## zinc
// microprocessor
module microprocessor(
  input             clk,
  input             sys_rst,
  input      [15:0] din,
  output     [15:0] dout,
  output     [15:0] imem_addr,
  input      [31:0] imem_data,
  output     [15:0] dmem_addr,
  output            dmem_we,
  input      [15:0] dmem_rdata,
  output            halted
);
Size: about 0.051 mm2 of cells after synthesis.
Settings: LEC_CHECK=0, CAP_MARGIN=20, CORE_ASPECT_RATIO=0.5, CORE_MARGIN=2, CORE_UTILIZATION=72, CTS_CLUSTER_DIAMETER=371, CTS_CLUSTER_SIZE=99, PLACE_DENSITY=0.38, SLEW_MARGIN=20, TNS_END_PERCENT=40; clock period 11.2 ns.
run.sh (not shown) runs the stock make flow with config.mk's settings and CLKGATE_MAP_FILE=.
In the summary table, zinc is marked failed, with error GRT-0116 raised in 5_1_grt.
Input-level comparison between quartz and zinc:
# zinc
export LEC_CHECK = 0
export CAP_MARGIN = 20
export CORE_ASPECT_RATIO = 0.5
export CORE_MARGIN = 2
export CORE_UTILIZATION = 72
export CTS_CLUSTER_DIAMETER = 371
export CTS_CLUSTER_SIZE = 99
export PLACE_DENSITY = 0.38
export SLEW_MARGIN = 20
export TNS_END_PERCENT = 40
create_clock -name core_clock -period 11.2 [get_ports {clk}]
# quartz
export LEC_CHECK = 0
export CAP_MARGIN = 20
export CORE_MARGIN = 2
export CORE_UTILIZATION = 72
export MAX_ROUTING_LAYER = met4
export SLEW_MARGIN = 20
create_clock -name core_clock -period 28.3 [get_ports {clk}]
Notes after the runs:
Going from zinc to quartz, depth of the CTS H-tree +1; number of rows created at floorplan rose by 29; buffers inserted during post-CTS setup optimization lost 35.
Comparing quartz and zinc, the lower total clock buffers created by CTS is on zinc.
Against zinc, count of instances resized after the clock tree is built in quartz fell by more than a quarter.
Placed wire-length estimate: quartz better than zinc
Diff zinc..quartz | synthesized cell count | negligible
Diff zinc -> quartz: total die size flat, minimum setup slack after placement up 18.33 ns.
quartz never completed, since it errored out during 5_1_grt.
Taking zinc as the reference, in quartz total placed instance area fell by about 7%, effective utilization at floorplan fell by 0.59 points.

Starting RTL as in the previous note.
==> flow/config.mk <==
export PLATFORM = sky130hd
export DESIGN_NAME = microprocessor
export DESIGN_NICKNAME = microprocessor
export VERILOG_FILES = /design/flow/design.v
export SDC_FILE = /design/flow/constraint.sdc
export NUM_CORES = 4
export LEC_CHECK = 0
export ABC_AREA = 0
export CAP_MARGIN = 20
export CELL_PAD_IN_SITES_GLOBAL_PLACEMENT = 0
export CORE_MARGIN = 2
export CORE_UTILIZATION = 69
export CTS_CLUSTER_DIAMETER = 28
export GPL_ROUTABILITY_DRIVEN = 1
export GPL_TIMING_DRIVEN = 1
export SLEW_MARGIN = 20
==> flow/constraint.sdc <==
create_clock -name core_clock -period 28.9 [get_ports {clk}]
set_input_delay 5.7800 -clock core_clock [delete_from_list [all_inputs] [get_ports {clk}]]
set_output_delay 5.7800 -clock core_clock [all_outputs]
set_load 0.01 [all_outputs]
The first run did not get past global routing (5_1_grt) on ODB-0269.
Change:
Settings changed: CELL_PAD_IN_SITES_GLOBAL_PLACEMENT 0 to 1, CORE_UTILIZATION 69 to 57, CTS_CLUSTER_DIAMETER 28 to 182, GPL_ROUTABILITY_DRIVEN 1 to 0.
Clock period 28.9 ns to 17.9 ns, I/O delays scaled along.
This time the run ran to the end with violations: negative setup slack. Synthesized cell count does not change. Area after synthesis does not change. Die size grows by about 20%.
Change:
Settings changed: ABC_AREA 0 to not set, CELL_PAD_IN_SITES_GLOBAL_PLACEMENT 1 to not set, CORE_UTILIZATION 57 to 30, CTS_CLUSTER_DIAMETER 182 to not set, GPL_ROUTABILITY_DRIVEN 0 to not set, GPL_TIMING_DRIVEN 1 to not set.
Clock period 17.9 ns to 29.4 ns, I/O delays scaled along.
After rerunning:
- The new run completed with no timing, DRC or antenna violations
- count of clock-buffer cells in the layout grows by 5
- core utilization shrinks by 37 points
- register-to-register slack gets better by 11 ns
Change:
Settings changed: ABC_AREA set to 1, CORE_UTILIZATION 30 to 58, SETUP_SLACK_MARGIN set to 4.2.
Clock period 29.4 ns to 16.3 ns, I/O delays scaled along.
Outcome: With this change the flow produced a layout that fails on negative setup slack; clock skew goes down by 0.014 ns; via count increases by 30%; synthesized area rises by about 1.8%; die area went down by about 47%; synthesized cell count goes up by about 50%; core utilization goes up by 36 points; cell area goes up by about 4.3%; first-iteration DRC count grows by about 70%.
Change:
Settings changed: ABC_AREA 1 to not set, CORE_UTILIZATION 58 to 30, SETUP_SLACK_MARGIN 4.2 to not set.
Clock period 16.3 ns to 30.0 ns, I/O delays scaled along.
=> With this change the flow went through all stages and came out clean; die area went up by well over a third; clock power falls by well over a third; fmax grows by a few percent.

Starting RTL as in the previous note.
make LEC_CHECK=0 ABC_AREA=0 CAP_MARGIN=20 CORE_MARGIN=2 CORE_UTILIZATION=72 CTS_CLUSTER_SIZE=24 PLACE_DENSITY_LB_ADDON=0.0 SETUP_SLACK_MARGIN=4.35 SLEW_MARGIN=20 finish   # period 15.0 ns
The starting point aborted during 5_1_grt with GRT-0116.
Edit:
ABC_AREA = not set   (was 0)
CORE_UTILIZATION = 58   (was 72)
CTS_CLUSTER_SIZE = not set   (was 24)
PLACE_DENSITY_LB_ADDON = not set   (was 0.0)
SETUP_SLACK_MARGIN = not set   (was 4.35)
clock period = 16.3 ns   (was 15.0 ns; I/O delays follow)
Outcome: With this change the flow completed and failed the layout checks on setup timing. Synthesized cell count stays the same. Area after synthesis stays the same. Die size rose by about 24%.
Edit:
ABC_AREA = 1   (was not set)
CORE_UTILIZATION = 72   (was 58)
CTS_CLUSTER_SIZE = 24   (was not set)
clock period = 15.0 ns   (was 16.3 ns; I/O delays follow)
The changed run died in 5_1_grt.
Die area drops by 18%.
Area after synthesis went up by 1.8%.
Synthesized cell count grows by 49%.
Edit:
CORE_UTILIZATION = 52   (was 72)
CTS_CLUSTER_SIZE = not set   (was 24)
clock period = 16.3 ns   (was 15.0 ns; I/O delays follow)
Now the flow finished but failed the layout checks on setup timing; die size rose by 38%; synthesized area is unchanged; synthesized cell count does not change.
Edit:
ABC_AREA = not set   (was 1)
CORE_UTILIZATION = 30   (was 52)
clock period = 26.2 ns   (was 16.3 ns; I/O delays follow)
Outcome: The changed run completed and failed the layout checks on setup timing. Maximum frequency grows by about 4.6%. Register-to-register slack gets better by 11 ns. Via count shrinks by 19%. Worst hold slack gets worse by 0.017 ns. First-iteration DRC count shrinks by about 34%. Design area grows by about 3.3%. Die size grows by about 70%.

microprocessor again, from the RTL that the note above started with.
Settings: LEC_CHECK=0, ABC_AREA=0, CAP_MARGIN=20, CELL_PAD_IN_SITES_GLOBAL_PLACEMENT=1, CORE_MARGIN=2, CORE_UTILIZATION=72, CTS_CLUSTER_DIAMETER=96, CTS_CLUSTER_SIZE=27, GPL_ROUTABILITY_DRIVEN=1, GPL_TIMING_DRIVEN=1, SETUP_SLACK_MARGIN=-1.22, SLEW_MARGIN=20, TNS_END_PERCENT=5; clock period 15.4 ns.
The baseline did not get past global routing (5_1_grt) (GRT-0116).
==> next run, changes <==
- CELL_PAD_IN_SITES_GLOBAL_PLACEMENT: 1 -> 0
- CORE_UTILIZATION: 72 -> 64
- CTS_CLUSTER_DIAMETER: 96 -> 28
- CTS_CLUSTER_SIZE: 27 -> default
- SETUP_SLACK_MARGIN: -1.22 -> default
- TNS_END_PERCENT: 5 -> default
- clock period: 15.4 -> 28.9 ns (I/O delays scaled with it)
Effect:
- The changed run completed and failed the layout checks on negative setup slack
- die area came out higher by 12%
- synthesized cell count stays the same
- synthesized area is unchanged
==> next run, changes <==
- ABC_AREA: 0 -> 1
- CELL_PAD_IN_SITES_GLOBAL_PLACEMENT: 0 -> 1
- CORE_UTILIZATION: 64 -> 57
- CTS_CLUSTER_DIAMETER: 28 -> 306
- clock period: 28.9 -> 16.3 ns (I/O delays scaled with it)
- The changed run finished but failed the layout checks on negative setup slack
- worst hold slack gets better by 0.016 ns
- sequential power rises by 75%
- core utilization falls by 6.8 points
- power rises by 58%
- register-to-register slack gets worse by 12 ns
- setup slack gets worse by 12 ns
- routed wire length falls by 3.8%
- final area rises by 4.2%
- global-route usage falls by 5.7 points
- synthesized cell count rises by 49%
- first-iteration DRC count falls by 6.9%

Starting RTL as in the previous note.
clock: 30.0 ns
lec_check: 0
cap_margin: 20
core_margin: 9
core_utilization: 30
cts_cluster_diameter: 258
gpl_routability_driven: 0
gpl_timing_driven: 0
hold_slack_margin: 0.16
place_density_lb_addon: 0.24
slew_margin: 20
The starting point finished with negative setup slack left.
Next try:
ABC_AREA = 0   (was default)
CORE_MARGIN = 2   (was 9)
CORE_UTILIZATION = 72   (was 30)
CTS_CLUSTER_DIAMETER = default   (was 258)
CTS_CLUSTER_SIZE = 24   (was default)
GPL_ROUTABILITY_DRIVEN = default   (was 0)
GPL_TIMING_DRIVEN = default   (was 0)
HOLD_SLACK_MARGIN = default   (was 0.16)
PLACE_DENSITY_LB_ADDON = 0.0   (was 0.24)
SETUP_SLACK_MARGIN = 4.17   (was default)
clock period = 15.0 ns   (was 30.0 ns; I/O delays follow)
The new run never finished: it broke off in 5_1_grt on GRT-0116.
Synthesized area is unchanged.
Synthesized cell count does not change.
Die area came out lower by 61%.
Next try:
ABC_AREA = 1   (was 0)
CORE_UTILIZATION = 58   (was 72)
CTS_CLUSTER_SIZE = default   (was 24)
PLACE_DENSITY_LB_ADDON = default   (was 0.0)
SETUP_SLACK_MARGIN = 4.18   (was 4.17)
clock period = 16.3 ns   (was 15.0 ns; I/O delays follow)
Outcome:
- The changed run completed, yet does not pass: negative setup slack
- synthesized area is higher by 1.8%
- die size is higher by 26%
- synthesized cell count is higher by 49%
Next try:
ABC_AREA = default   (was 1)
CORE_UTILIZATION = 70   (was 58)
CTS_CLUSTER_DIAMETER = 189   (was default)
CTS_CLUSTER_SIZE = 100   (was default)
PLACE_DENSITY = 0.37   (was default)
SETUP_SLACK_MARGIN = 5.0   (was 4.18)
clock period = 24.6 ns   (was 16.3 ns; I/O delays follow)
=> Now the flow ended with an error in 5_1_grt; area after synthesis drops by 1.7%; die area went down by 18%; synthesized cell count shrinks by about 33%.
Power is estimated from default activity; no workload was simulated.
